## job 9131
Design CORDICNCO, start of the top module:
module CORDICNCO (
    clk_i,
    rst_i,
    val_i,
    phase_inc_i,
    cos_o,
    sin_o,
    val_o
    );
For scale: roughly 6700 cells after synthesis, ~810 flip-flops, roughly 52 I/O pins, roughly 0.057 mm² of cells after synthesis.
export LEC_CHECK = 0
export CAP_MARGIN = 20
export CORE_MARGIN = 2
export CORE_UTILIZATION = 40
export CTS_CLUSTER_DIAMETER = 294
export HOLD_SLACK_MARGIN = 0.18
export SLEW_MARGIN = 20
create_clock -name core_clock -period 4.0 [get_ports {clk_i}]
run.sh (not shown) runs the stock make flow with config.mk's settings and CLKGATE_MAP_FILE=.
Modified inputs, job 3119 compared to job 9131
# job 9131
export LEC_CHECK = 0
export CAP_MARGIN = 20
export CORE_MARGIN = 2
export CORE_UTILIZATION = 40
export CTS_CLUSTER_DIAMETER = 294
export HOLD_SLACK_MARGIN = 0.18
export SLEW_MARGIN = 20
create_clock -name core_clock -period 4.0 [get_ports {clk_i}]
# job 3119
export LEC_CHECK = 0
export CAP_MARGIN = 20
export CORE_MARGIN = 2
export CORE_UTILIZATION = 64
export CTS_CLUSTER_SIZE = 97
export SLEW_MARGIN = 20
create_clock -name core_clock -period 3.53 [get_ports {clk_i}]
==> comparison <==
Source of the critical timing path: cordic_pipe[6].cordic_rotation_inst.Y_o[11]$_SDFFE_PP0P_ -> job 9131, cordic_pipe[6].cordic_rotation_inst.Y_o[14]$_SDFFE_PP0P_ -> job 3119
Per the comparison of job 3119 with job 9131, clock power now sits higher, aggregate negative setup slack now sits lower.
Job 3119 finished all stages; however, its layout fails the closing checks, the failures being setup timing.
Against job 9131 as the reference, job 3119 delivers a lower die area.
Job 3119 has clock skew below what job 9131 had.
Via count in job 3119 is 1757 above job 9131.
Met1 demand-to-capacity share in global routing in job 3119 vs job 9131: up 12 points
Summary — starting density of the core, job 3119 relative to job 9131: higher, by 24 points.
The run showing the greater post-layout worst setup margin is job 9131.
Die width (job 9131 / job 3119): 1.3
Job 3119 against job 9131; sum of routed wire length over all layers is up slightly.
Job 9131 has a lower via count of the first global-routing pass than job 3119.
> inputs changed (job 3119 -> job 8129)
# job 3119
export LEC_CHECK = 0
export CAP_MARGIN = 20
export CORE_MARGIN = 2
export CORE_UTILIZATION = 64
export CTS_CLUSTER_SIZE = 97
export SLEW_MARGIN = 20
create_clock -name core_clock -period 3.53 [get_ports {clk_i}]
# job 8129
export LEC_CHECK = 0
export ABC_AREA = 1
export CAP_MARGIN = 30
export CELL_PAD_IN_SITES_GLOBAL_PLACEMENT = 3
export CORE_ASPECT_RATIO = 0.8
export CORE_MARGIN = 2
export CORE_UTILIZATION = 40
export CTS_CLUSTER_DIAMETER = 294
export HOLD_SLACK_MARGIN = 0.18
export SLEW_MARGIN = 20
create_clock -name core_clock -period 4.0 [get_ports {clk_i}]
## What came out
Delta (job 8129 minus job 3119): netlist area before placement went up by about 6%; setup slack increased by 0.69 ns relative to the old numbers; number of multi-input logic gates increased by about 20% relative to the old numbers; cell count of the worst reg-to-reg path saw an increase; number of distinct library cell variants in the gate-level netlist after synthesis shows a reduction of 41%.
Taking job 3119 as the reference, in job 8129 proportion of synthesized chip area in sequential cells has decreased; total routed wirelength has increased; row count has increased.
Job 8129 finished every stage and its layout cleared the timing, DRC and antenna checks.
Job 8129 against job 3119: post-synthesis cell count from yosys increased by about 30% relative to the old numbers; count of non-CTS inverters in the layout increased by about 300% relative to the old numbers.
For job 5848, these inputs were changed with respect to job 8129:
# job 8129
export LEC_CHECK = 0
export ABC_AREA = 1
export CAP_MARGIN = 30
export CELL_PAD_IN_SITES_GLOBAL_PLACEMENT = 3
export CORE_ASPECT_RATIO = 0.8
export CORE_MARGIN = 2
export CORE_UTILIZATION = 40
export CTS_CLUSTER_DIAMETER = 294
export HOLD_SLACK_MARGIN = 0.18
export SLEW_MARGIN = 20
create_clock -name core_clock -period 4.0 [get_ports {clk_i}]
# job 5848
export LEC_CHECK = 0
export CAP_MARGIN = 20
export CORE_MARGIN = 2
export CORE_UTILIZATION = 66
export SLEW_MARGIN = 20
create_clock -name core_clock -period 3.24 [get_ports {clk_i}]
==> comparison <==
Although job 5848 finished all stages, its layout failed final checks on setup timing. Going from job 8129 to job 5848, the die extent in x was found to have gone down by about 32%. Going from job 8129 to job 5848, worst path setup slack after routing shrinks by 1.0 ns. Of job 5848 and job 8129, job 8129 shows the higher die outline area, with job 5848 below it. In job 5848, the minimum period implied by the final worst setup slack came out 0.24 ns above the value in job 8129. What job 8129 reported for met1 routed wirelength after detailed routing has to be multiplied by 0.60 to get the figure for job 5848. A cell with the biggest individual delay on the critical path of nor3_1 is what job 8129 shows, while or4_4 belongs to job 5848.

========
Setup of north:
The RTL this note starts from:
==> flow/design.v <==
`timescale 1ns / 1ps
module CORDICROT
#(	parameter   ODAT_W	= 16,
	parameter   SHIFT		= 1)
(
	input	Clk_i,
	input	Rst_i,
	input	signed  [ODAT_W-1:0]	X_i,
	input	signed  [ODAT_W-1:0]	Y_i,
	input	Val_i,
	input	Sign_i,
	output	reg	signed	[ODAT_W-1:0]	X_o,
	output	reg	signed	[ODAT_W-1:0]	Y_o,
	output	reg	Val_o
);
    wire    [ODAT_W-1:0]    shiftedInX;
    wire    [ODAT_W-1:0]    shiftedInY;
    assign  shiftedInX    =   X_i >>> SHIFT;
    assign  shiftedInY    =   Y_i >>> SHIFT;
always @(posedge Clk_i) begin
    if (Rst_i) begin
        Val_o	<= 1'b0;
    end else if	(Val_i)	begin
        Val_o	<= Val_i;
    end	else	begin
		Val_o	<=	1'b0;
	end
end
always @(posedge Clk_i) begin
    if (Rst_i) begin
        X_o   <= {ODAT_W{1'b0}};
        Y_o   <= {ODAT_W{1'b0}};
    end else if (Val_i) begin
        if (Sign_i) begin
            X_o   <= X_i + shiftedInY;
            Y_o   <= Y_i - shiftedInX; 
        end else begin
            X_o   <= X_i - shiftedInY;
            Y_o   <= Y_i + shiftedInX;
        end
    end
end
endmodule
module CORDICNCO (
    clk_i,
    rst_i,
    val_i,
    phase_inc_i,
    cos_o,
    sin_o,
    val_o
    );
    parameter                   ODAT_W              = 16;
    parameter                   P_INC_W             = 16;
    parameter                   ITER_NUM            = 16;
    parameter                   EN_SIN_N            = 0;
    localparam  [P_INC_W-1:0]   ANGLE_270_DEGREE    = 3<<(P_INC_W-2);
    localparam  [P_INC_W-1:0]   ANGLE_180_DEGREE    = 1<<(P_INC_W-1);
    localparam  [P_INC_W-1:0]   ANGLE_90_DEGREE     = 1<<(P_INC_W-2);
    localparam [15:0] INIT_VALUE = 16'h4CCC;
    input                           clk_i;
    input                           rst_i;
    input                           val_i;
    input           [P_INC_W-1:0]   phase_inc_i;
    output  reg     [ODAT_W-1:0]    cos_o;
    output  reg     [ODAT_W-1:0]    sin_o;
    output  reg                     val_o;
    wire    [P_INC_W-1:0]           precompAngle[ODAT_W-1:0];
    wire    [ODAT_W-1:0]            x_pipe[ITER_NUM:0];
    wire    [ODAT_W-1:0]            y_pipe[ITER_NUM:0];
    wire    [ITER_NUM:0]            val_pipe;
    reg     [P_INC_W-1:0]           phase_diff_pipe[ITER_NUM-1:0];
    reg     [1:0]                   sc_sign_pipe[ITER_NUM-1:0];
    reg     [P_INC_W-1:0]           phase_accumulator;
    reg     [P_INC_W-1:0]           current_phase;
    reg     [1:0]                   sc_sign_prev;
    reg     [1:0]                   sc_sign;
    reg     [2:0]                   val_sr;
    genvar  g;
    integer i;
    assign  x_pipe[0]   = INIT_VALUE;
    assign  y_pipe[0]   = INIT_VALUE;
    assign  val_pipe[0] = val_sr[2];
always @(posedge clk_i or posedge rst_i) begin
    if (rst_i) begin
        phase_accumulator   <= {P_INC_W{1'b0}};
    end else if (val_i) begin
        phase_accumulator   <= phase_accumulator + phase_inc_i;
    end
end
assign precompAngle [0] = 16'd8190;   
assign precompAngle [1] = 16'd4834;    
assign precompAngle [2] = 16'd2554;    
assign precompAngle [3] = 16'd1296;    
assign precompAngle [4] = 16'd650;     
assign precompAngle [5] = 16'd325;     
assign precompAngle [6] = 16'd162;     
assign precompAngle [7] = 16'd81;     
assign precompAngle [8] = 16'd40;      
assign precompAngle [9] = 16'd20;      
assign precompAngle [10] = 16'd10;     
assign precompAngle [11] = 16'd5;      
assign precompAngle [12] = 16'd2;      
assign precompAngle [13] = 16'd1;      
assign precompAngle [14] = 16'd0;      
assign precompAngle [15] = 16'd0;      
always @(posedge clk_i or posedge rst_i) begin
    if (rst_i) begin
        current_phase   <= {P_INC_W{1'b0}};
        sc_sign         <= 2'b0;
    end else begin
        if (phase_accumulator > ANGLE_270_DEGREE) begin
            current_phase   <= {P_INC_W{1'b0}} - phase_accumulator;
            sc_sign         <= 2'b10;
        end else if (phase_accumulator > ANGLE_180_DEGREE) begin
            current_phase   <= phase_accumulator - ANGLE_180_DEGREE;
            sc_sign         <= 2'b11;
        end else if (phase_accumulator > ANGLE_90_DEGREE) begin
            current_phase   <= ANGLE_180_DEGREE - phase_accumulator;
            sc_sign         <= 2'b01;
        end else begin
            current_phase   <= phase_accumulator;
            sc_sign         <= 2'b00;
        end
    end
end
always @(posedge clk_i or posedge rst_i) begin
    if (rst_i) begin
        val_sr <= 3'b0;
    end else begin
        val_sr <= {val_sr[1:0], val_i};
    end
end
always @(posedge clk_i) begin
    phase_diff_pipe[0]  <= current_phase - precompAngle[0];
    sc_sign_pipe[0]     <= sc_sign;
    for(i=1; i<ITER_NUM; i=i+1) begin
        sc_sign_pipe[i] <= sc_sign_pipe[i-1];
        if (phase_diff_pipe[i-1][P_INC_W-1]) begin
            phase_diff_pipe[i] <= phase_diff_pipe[i-1] + precompAngle[i];
        end else begin
            phase_diff_pipe[i] <= phase_diff_pipe[i-1] - precompAngle[i];
        end
    end
end
generate
    for (g = 0; g < ITER_NUM; g = g + 1) begin : cordic_pipe
        CORDICROT #(
            .ODAT_W     (ODAT_W),
            .SHIFT      (g+1)
        ) cordic_rotation_inst (
            .Clk_i      (clk_i),
            .Rst_i      (rst_i),
            .X_i        (x_pipe[g]),
            .Y_i        (y_pipe[g]),
            .Val_i      (val_pipe[g]),
            .Sign_i     (phase_diff_pipe[g][P_INC_W-1]),
            .X_o        (x_pipe[g+1]),
            .Y_o        (y_pipe[g+1]),
            .Val_o      (val_pipe[g+1])
            );
    end
endgenerate
generate 
    if (EN_SIN_N) begin
        always @(posedge clk_i or posedge rst_i) begin
            if (rst_i) begin
                sin_o       <= {ODAT_W{1'b0}};
            end else begin
                if (sc_sign_prev[1]) begin
                    sin_o   <=  y_pipe[ITER_NUM];
                end else begin
                    sin_o   <= ~y_pipe[ITER_NUM] + {{(ODAT_W-1){1'b0}}, 1'b1};
                end
            end
        end
    end else begin
        always @(posedge clk_i or posedge rst_i) begin
            if (rst_i) begin
                sin_o       <= {ODAT_W{1'b0}};
            end else begin
                if (sc_sign_prev[1]) begin
                    sin_o   <= ~y_pipe[ITER_NUM] + {{(ODAT_W-1){1'b0}}, 1'b1};
                end else begin
                    sin_o   <=  y_pipe[ITER_NUM];
                end
            end
        end
    end
endgenerate
always @(posedge clk_i or posedge rst_i) begin
    if (rst_i) begin
        cos_o           <= {ODAT_W{1'b0}};
        sc_sign_prev    <= 2'b0;
        val_o           <= 1'b0;
    end else begin
        if (sc_sign_prev[0]) begin
            cos_o   <= ~x_pipe[ITER_NUM] + {{(ODAT_W-1){1'b0}}, 1'b1};
        end else begin
            cos_o   <= x_pipe[ITER_NUM];
        end
        sc_sign_prev    <= sc_sign_pipe[ITER_NUM-1];
        val_o           <= val_pipe[ITER_NUM];
    end
end
endmodule
Settings: LEC_CHECK=0, ABC_AREA=1, CAP_MARGIN=15, CELL_PAD_IN_SITES_GLOBAL_PLACEMENT=0, CORE_MARGIN=2, CORE_UTILIZATION=72, CTS_CLUSTER_DIAMETER=60, CTS_CLUSTER_SIZE=24, GPL_ROUTABILITY_DRIVEN=1, MAX_ROUTING_LAYER=met4, PLACE_DENSITY_LB_ADDON=0.04, SETUP_SLACK_MARGIN=0.74, SLEW_MARGIN=15, TNS_END_PERCENT=85; clock period 2.5 ns.
north: it failed with a tool error in global routing (5_1_grt), so there are no final results.
### north -> south
==> flow/config.mk <==
export PLATFORM = sky130hd
export DESIGN_NAME = CORDICNCO
export DESIGN_NICKNAME = CORDICNCO
export VERILOG_FILES = /design/flow/design.v
export SDC_FILE = /design/flow/constraint.sdc
export NUM_CORES = 4
export LEC_CHECK = 0
export CAP_MARGIN = 5
export CORE_MARGIN = 2
export CORE_UTILIZATION = 72
export CTS_CLUSTER_SIZE = 15
export SLEW_MARGIN = 20
==> flow/constraint.sdc <==
create_clock -name core_clock -period 3.24 [get_ports {clk_i}]
set_input_delay 0.6480 -clock core_clock [delete_from_list [all_inputs] [get_ports {clk_i}]]
set_output_delay 0.6480 -clock core_clock [all_outputs]
set_load 0.01 [all_outputs]
==> comparison <==
On fraction of the mapped netlist area in adder cells: south sits above north. south reports a higher post-synthesis compound-gate area fraction than north does. The synthesized area in south is 0.945 times that in north. Quantity of gates resized following cts was higher in north than in south. Among north and south, the run that stopped before the end is north, and it is the only one. south -> stages 100% | layout checks FAIL | setup timing. Number of standard cells reported by yosys shrinks by more than 10% when moving from north to south. Looking at top logic cell family in the synthesized netlist, the simple AND/OR/NAND/NOR gates result is from north; the AND-OR/OR-AND gates one comes from south.
#### Input delta (east over south)
--- a/flow/config.mk
+++ b/flow/config.mk
@@ -8 +8,2 @@
-export CAP_MARGIN = 5
+export ABC_AREA = 1
+export CAP_MARGIN = 15
@@ -11 +12,2 @@
-export CTS_CLUSTER_SIZE = 15
+export CTS_CLUSTER_DIAMETER = 206
+export CTS_CLUSTER_SIZE = 16
==> flow/constraint.sdc <==
create_clock -name core_clock -period 3.08 [get_ports {clk_i}]
set_input_delay 0.6160 -clock core_clock [delete_from_list [all_inputs] [get_ports {clk_i}]]
set_output_delay 0.6160 -clock core_clock [all_outputs]
set_load 0.01 [all_outputs]
==> comparison <==
south: complete, dirty (setup timing)
east: no failed stages, no open violations at the end
[compare] base=south new=east: required time reported for the critical path endpoint shows a reduction of 140 ps; final core utilization now sits lower; total power picked up an extra 5.5%.
Taking south as the reference, in east initial antenna violation count has decreased, worst setup slack has increased.
Count of clock-net buffers in the final layout (east / south): 0.62
east ends up with a number of core rows that is about 3% higher than in south.
Inputs modified between east and west:
--- a/flow/config.mk
+++ b/flow/config.mk
@@ -8 +7,0 @@
-export ABC_AREA = 1
@@ -9,0 +9 @@
+export CELL_PAD_IN_SITES_GLOBAL_PLACEMENT = 0
@@ -12,3 +12,7 @@
-export CTS_CLUSTER_DIAMETER = 206
-export CTS_CLUSTER_SIZE = 16
-export SLEW_MARGIN = 20
+export CTS_CLUSTER_DIAMETER = 60
+export CTS_CLUSTER_SIZE = 24
+export GPL_ROUTABILITY_DRIVEN = 1
+export MAX_ROUTING_LAYER = met4
+export SETUP_SLACK_MARGIN = 0.84
+export SLEW_MARGIN = 15
+export TNS_END_PERCENT = 85
==> flow/constraint.sdc <==
create_clock -name core_clock -period 3.22 [get_ports {clk_i}]
set_input_delay 0.6440 -clock core_clock [delete_from_list [all_inputs] [get_ports {clk_i}]]
set_output_delay 0.6440 -clock core_clock [all_outputs]
set_load 0.01 [all_outputs]
[summary]
east → west: core utilization picked up an extra 11 points; routed wire length has increased. Summary: with east as the reference, non-clock buffer count in the final layout in west moved up by more than 100%. Worst hold slack delta for west relative to east: 25 ps lower. Diff east..west | final total power | negligible. Final critical path time including I/O delays and setup delta (west − east): unfavourable. When the final numbers for east and west were put side by side, the clock-cell share of area turned out to be greater in west. STATUS run=west STAGES=ALL_DONE FINAL_CHECKS=FAILED CAUSE=setup timing. From east to west the numbers moved as follows: final cell area excluding filler cells higher; instance area after placement has decreased.
For middle, these inputs were changed with respect to west:
==> flow/config.mk <==
export PLATFORM = sky130hd
export DESIGN_NAME = CORDICNCO
export DESIGN_NICKNAME = CORDICNCO
export VERILOG_FILES = /design/flow/design.v
export SDC_FILE = /design/flow/constraint.sdc
export NUM_CORES = 4
export LEC_CHECK = 0
export CAP_MARGIN = 20
export CORE_MARGIN = 2
export CORE_UTILIZATION = 65
export SLEW_MARGIN = 20
==> flow/constraint.sdc <==
create_clock -name core_clock -period 3.24 [get_ports {clk_i}]
set_input_delay 0.6480 -clock core_clock [delete_from_list [all_inputs] [get_ports {clk_i}]]
set_output_delay 0.6480 -clock core_clock [all_outputs]
set_load 0.01 [all_outputs]
## What came out
Looking at overall fraction of global-route tracks in use across middle and west, the one that comes out higher is west.
The final-layout non-clock buffer area share in middle sits 1.1 points below the value recorded for west.
STATUS run=middle STAGES=ALL_DONE FINAL_CHECKS=FAILED CAUSE=setup timing
middle vs west: internal cell power up
Power and IR drop assume default switching activity.
